==> build 97 <==
==> flow/design.v <==
module  fir(
	input clk,
	input rst_n,			
	input enable,
	input [2:0] tap,		 
	input [15:0] data_in,		
	output [17:0] data_out,		
	output complete
);
localparam
a0 = 16'd1,	 
a1 = 16'd2,
a2 = 16'd2,
a3 = 16'd3,
a4 = 16'd3,
a5 = 16'd3;
reg [15:0] data_reg_0;	 
reg [15:0] data_reg_1;
reg [15:0] data_reg_2;
reg [15:0] data_reg_3;
reg [15:0] data_reg_4;
reg [15:0] data_reg_5;
reg [15:0] multiplication_0;	 
reg [15:0] multiplication_1;
reg [15:0] multiplication_2;
reg [15:0] multiplication_3;
reg [15:0] multiplication_4;
reg [15:0] multiplication_5;
reg [16:0] sum_1;	 
reg [16:0] sum_2;
reg [16:0] sum_3;
reg [17:0] result;  
reg mul_stage, add_stage1, add_stage2, output_stage;	 
always @ (posedge clk or negedge rst_n)
    begin
        if(!rst_n)
        	begin
        		mul_stage <= 1'b0;
        		add_stage1 <= 1'b0;
        		add_stage2 <= 1'b0;
				output_stage <= 1'b0;
        	end
        else
        	begin
        			mul_stage <= enable;
        			add_stage1 <= mul_stage;
        			add_stage2 <= add_stage1;
        			output_stage <= add_stage2;
        	end
    end
always @ (posedge clk or negedge rst_n)
    begin
        if(!rst_n)
        	begin
        		data_reg_0 <= 0;
        		data_reg_1 <= 0;
        		data_reg_2 <= 0;
        		data_reg_3 <= 0;
			data_reg_4 <= 0;
        		data_reg_5 <= 0;
        	end
        else
        	begin
				case (tap)
					3'd2:
					begin
						if (enable) 
							begin
								data_reg_0 <= data_in;
								data_reg_1 <= data_reg_0;
							end
						else 
							begin
								data_reg_0 <= data_reg_0;
								data_reg_1 <= data_reg_1;
							end
					end
					3'd3:
					begin
						if (enable) 
							begin
								data_reg_0 <= data_in;
								data_reg_1 <= data_reg_0;
								data_reg_2 <= data_reg_1;
							end
						else 
							begin
								data_reg_0 <= data_reg_0;
								data_reg_1 <= data_reg_1;
								data_reg_2 <= data_reg_2;
							end
					end
					3'd4:
					begin
						if (enable) 
							begin
								data_reg_0 <= data_in;
								data_reg_1 <= data_reg_0;
								data_reg_2 <= data_reg_1;
								data_reg_3 <= data_reg_2;
							end
						else 
							begin
								data_reg_0 <= data_reg_0;
								data_reg_1 <= data_reg_1;
								data_reg_2 <= data_reg_2;
								data_reg_3 <= data_reg_3;
							end
					end
					3'd5:
					begin
						if (enable) 
							begin
								data_reg_0 <= data_in;
								data_reg_1 <= data_reg_0;
								data_reg_2 <= data_reg_1;
								data_reg_3 <= data_reg_2;
								data_reg_4 <= data_reg_3;
							end
						else 
							begin
								data_reg_0 <= data_reg_0;
								data_reg_1 <= data_reg_1;
								data_reg_2 <= data_reg_2;
								data_reg_3 <= data_reg_3;
								data_reg_4 <= data_reg_4;
							end
					end
					3'd6:
					begin
						if (enable) 
							begin
								data_reg_0 <= data_in;
								data_reg_1 <= data_reg_0;
								data_reg_2 <= data_reg_1;
								data_reg_3 <= data_reg_2;
								data_reg_4 <= data_reg_3;
								data_reg_5 <= data_reg_4;
							end
						else 
							begin
								data_reg_0 <= data_reg_0;
								data_reg_1 <= data_reg_1;
								data_reg_2 <= data_reg_2;
								data_reg_3 <= data_reg_3;
								data_reg_4 <= data_reg_4;
								data_reg_5 <= data_reg_5;
							end
					end
				endcase
        	end
    end
always @ (posedge clk or negedge rst_n)
    begin
        if(!rst_n)
        	begin
        		multiplication_0 <= 0;
        		multiplication_1 <= 0;
        		multiplication_2 <= 0;
        		multiplication_3 <= 0;
			multiplication_4 <= 0;
        		multiplication_5 <= 0;
        	end
        else
        	begin
				case (tap)
					3'd2:
					begin
						if(mul_stage)
							begin
								multiplication_0 <= a0 * data_reg_0;
								multiplication_1 <= a1 * data_reg_1;
							end
						else 
							begin
								multiplication_0 <= multiplication_0;
								multiplication_1 <= multiplication_1;
							end
					end
					3'd3:
					begin
						if(mul_stage)
							begin
								multiplication_0 <= a0 * data_reg_0;
								multiplication_1 <= a1 * data_reg_1;
								multiplication_2 <= a2 * data_reg_2;
							end
						else 
							begin
								multiplication_0 <= multiplication_0;
								multiplication_1 <= multiplication_1;
								multiplication_2 <= multiplication_2;
							end
					end
					3'd4:
					begin
						if(mul_stage)
							begin
								multiplication_0 <= a0 * data_reg_0;
								multiplication_1 <= a1 * data_reg_1;
								multiplication_2 <= a2 * data_reg_2;
								multiplication_3 <= a3 * data_reg_3;
							end
						else 
							begin
								multiplication_0 <= multiplication_0;
								multiplication_1 <= multiplication_1;
								multiplication_2 <= multiplication_2;
								multiplication_3 <= multiplication_3;
							end
					end
					3'd5:
					begin
						if(mul_stage)
							begin
								multiplication_0 <= a0 * data_reg_0;
								multiplication_1 <= a1 * data_reg_1;
								multiplication_2 <= a2 * data_reg_2;
								multiplication_3 <= a3 * data_reg_3;
								multiplication_4 <= a4 * data_reg_4;
							end
						else 
							begin
								multiplication_0 <= multiplication_0;
								multiplication_1 <= multiplication_1;
								multiplication_2 <= multiplication_2;
								multiplication_3 <= multiplication_3;
								multiplication_4 <= multiplication_4;
							end
					end
					3'd6:
					begin
						if(mul_stage)
							begin
								multiplication_0 <= a0 * data_reg_0;
								multiplication_1 <= a1 * data_reg_1;
								multiplication_2 <= a2 * data_reg_2;
								multiplication_3 <= a3 * data_reg_3;
								multiplication_4 <= a4 * data_reg_4;
								multiplication_5 <= a5 * data_reg_5;
							end
						else 
							begin
								multiplication_0 <= multiplication_0;
								multiplication_1 <= multiplication_1;
								multiplication_2 <= multiplication_2;
								multiplication_3 <= multiplication_3;
								multiplication_4 <= multiplication_4;
								multiplication_5 <= multiplication_5;
							end
					end
				endcase
        	end
    end
always @ (posedge clk or negedge rst_n)
    begin
        if(!rst_n)
        	begin
        		sum_1 <= 0;
        		sum_2 <= 0;
			sum_3 <= 0;
        	end
        else
        	begin
				case (tap)
					3'd2:
					begin
						if (add_stage1) 
							begin
								sum_1 <= multiplication_0 + multiplication_1;
								sum_2 <= 0;
							end
						else 
							begin
								sum_1 <= sum_1;
								sum_2 <= sum_2;
							end
					end
					3'd3:
					begin
						if (add_stage1) 
							begin
								sum_1 <= multiplication_0 + multiplication_1;
								sum_2 <= multiplication_2; 
							end
						else 
							begin
								sum_1 <= sum_1;
								sum_2 <= sum_2;
							end
					end
					3'd4:
					begin
						if (add_stage1) 
							begin
								sum_1 <= multiplication_0 + multiplication_1;
								sum_2 <= multiplication_2 + multiplication_3; 
							end
						else 
							begin
								sum_1 <= sum_1;
								sum_2 <= sum_2;
							end
					end
					3'd5:
					begin
						if (add_stage1) 
							begin
								sum_1 <= multiplication_0 + multiplication_1;
								sum_2 <= multiplication_2 + multiplication_3; 
								sum_3 <= multiplication_4;
							end
						else 
							begin
								sum_1 <= sum_1;
								sum_2 <= sum_2;
								sum_3 <= sum_3;
							end
					end
					3'd6:
					begin
						if (add_stage1) 
							begin
								sum_1 <= multiplication_0 + multiplication_1;
								sum_2 <= multiplication_2 + multiplication_3; 
								sum_3 <= multiplication_4 + multiplication_5; 
							end
						else 
							begin
								sum_1 <= sum_1;
								sum_2 <= sum_2;
								sum_3 <= sum_3;
							end
					end
				endcase
        	end
    end
always @ (posedge clk or negedge rst_n)
      begin
          if(!rst_n)
          	begin
          		result <= 0;
          	end
          else
          	begin
				case (tap)
					3'd2:
					begin
						if (add_stage2) 
							begin
								result <= sum_2 + sum_1;
							end
						else 
							begin
								result <= result;
							end
					end
					3'd3:
					begin
						if (add_stage2) 
							begin
								result <= sum_2 + sum_1;
							end
						else 
							begin
								result <= result;
							end
					end
					3'd4:
					begin
						if (add_stage2) 
							begin
								result <= sum_2 + sum_1;
							end
						else 
							begin
								result <= result;
							end
					end
					3'd5:
					begin
						if (add_stage2) 
							begin
								result <= sum_2 + sum_1 + sum_3;
							end
						else 
							begin
								result <= result;
							end
					end
					3'd6:
					begin
						if (add_stage2) 
							begin
								result <= sum_2 + sum_1 + sum_3;
							end
						else 
							begin
								result <= result;
							end
					end
				endcase
          	end
      end
assign data_out = result;	 
assign complete = output_stage;
endmodule
==> flow/run.sh <==
#!/bin/bash
# the make line also repeats each setting of config.mk as NAME=value (left out here)
make -C /OpenROAD-flow-scripts/flow DESIGN_CONFIG=/design/flow/config.mk WORK_HOME=/design/flow/orfs CLKGATE_MAP_FILE= finish
==> flow/config.mk <==
export PLATFORM = sky130hd
export DESIGN_NAME = fir
export DESIGN_NICKNAME = fir
export VERILOG_FILES = /design/flow/design.v
export SDC_FILE = /design/flow/constraint.sdc
export NUM_CORES = 4
export LEC_CHECK = 0
export ABC_AREA = 1
export CAP_MARGIN = 20
export CELL_PAD_IN_SITES_DETAIL_PLACEMENT = 0
export CORE_MARGIN = 2
export CORE_UTILIZATION = 72
export GPL_ROUTABILITY_DRIVEN = 0
export GPL_TIMING_DRIVEN = 1
export MAX_ROUTING_LAYER = met4
export PLACE_DENSITY_LB_ADDON = 0.14
export SLEW_MARGIN = 25
==> flow/constraint.sdc <==
create_clock -name core_clock -period 3.07 [get_ports {clk}]
set_input_delay 0.6140 -clock core_clock [delete_from_list [all_inputs] [get_ports {clk}]]
set_output_delay 0.6140 -clock core_clock [all_outputs]
set_load 0.01 [all_outputs]
==> inputs of build 21, as changes to build 97 <==
==> flow/config.mk (replaced) <==
export PLATFORM = sky130hd
export DESIGN_NAME = fir
export DESIGN_NICKNAME = fir
export VERILOG_FILES = /design/flow/design.v
export SDC_FILE = /design/flow/constraint.sdc
export NUM_CORES = 4
export LEC_CHECK = 0
export CAP_MARGIN = 20
export CORE_MARGIN = 2
export CORE_UTILIZATION = 40
export SLEW_MARGIN = 20
==> flow/constraint.sdc (replaced) <==
create_clock -name core_clock -period 3.89 [get_ports {clk}]
set_input_delay 0.7780 -clock core_clock [delete_from_list [all_inputs] [get_ports {clk}]]
set_output_delay 0.7780 -clock core_clock [all_outputs]
set_load 0.01 [all_outputs]
==> inputs of trial 14, as changes to build 97 <==
==> flow/config.mk (replaced) <==
export PLATFORM = sky130hd
export DESIGN_NAME = fir
export DESIGN_NICKNAME = fir
export VERILOG_FILES = /design/flow/design.v
export SDC_FILE = /design/flow/constraint.sdc
export NUM_CORES = 4
export LEC_CHECK = 0
export CAP_MARGIN = 20
export CORE_MARGIN = 2
export CORE_UTILIZATION = 9
export SLEW_MARGIN = 20
==> flow/constraint.sdc (replaced) <==
create_clock -name core_clock -period 4.24 [get_ports {clk}]
set_input_delay 0.8480 -clock core_clock [delete_from_list [all_inputs] [get_ports {clk}]]
set_output_delay 0.8480 -clock core_clock [all_outputs]
set_load 0.01 [all_outputs]
==> CHANGELOG.md <==
### Physical design

* Status: no timing/DRC/antenna violations
* CTS buffer count at 30
* Worst Reg2Reg Path Length in Cells at 18
* Pin count of the biggest net entering global routing at 77
* Nonclk inv count at 39
* Comb gates at 1,059
* Leakage power at 7.72 nW
* Utilization after layout at 46.6%
* Mux share at 11.8%
* Via count of the first global-routing pass at 10,100
* Area Growth Syn to Fin at 14.4%
* Worst-Skew Late Latency at 0.57 ns
-- figures above: build 21

==> CHANGELOG.md <==
### Physical design

* Core Region at 22,600 sq um
* Top pwr grp: combinational logic
* Area Growth Syn to Fin at 11.4%
* Comb gates at 1,685
* Fraction of area in multi-input gates at 49.2%
* Floorplan utilization at 73.4%
* Nonclk inv count at 255
* Global route total overflow at 0
* CTS buffer count at 27
* Worst Reg2Reg Path Length in Cells at 23
* Via count of the first global-routing pass at 15,000
* Pin count of the biggest net entering global routing at 76
* Status: no timing/DRC/antenna violations
* Utilization after layout at 81.8%
* Worst-Skew Late Latency at 0.55 ns
-- figures above: build 97

==> CHANGELOG.md <==
### Physical design

* Status: no timing/DRC/antenna violations
* Worst Reg2Reg Path Length in Cells at 17
* Via count of the first global-routing pass at 10,300
* Synth Seq Share at 44.0%
* Die Size at 169,000 sq um
* Area Growth Syn to Fin at 27.0%
* Combinational share of power at 54.2%
* Comb gates at 1,059
* Nonclk inv count at 39
* Utilization after layout at 11.5%
* CTS buffer count at 28
* Leakage power at 7.63 nW
* Worst-Skew Late Latency at 0.57 ns
-- figures above: trial 14

Power is estimated from default activity; no workload was simulated.
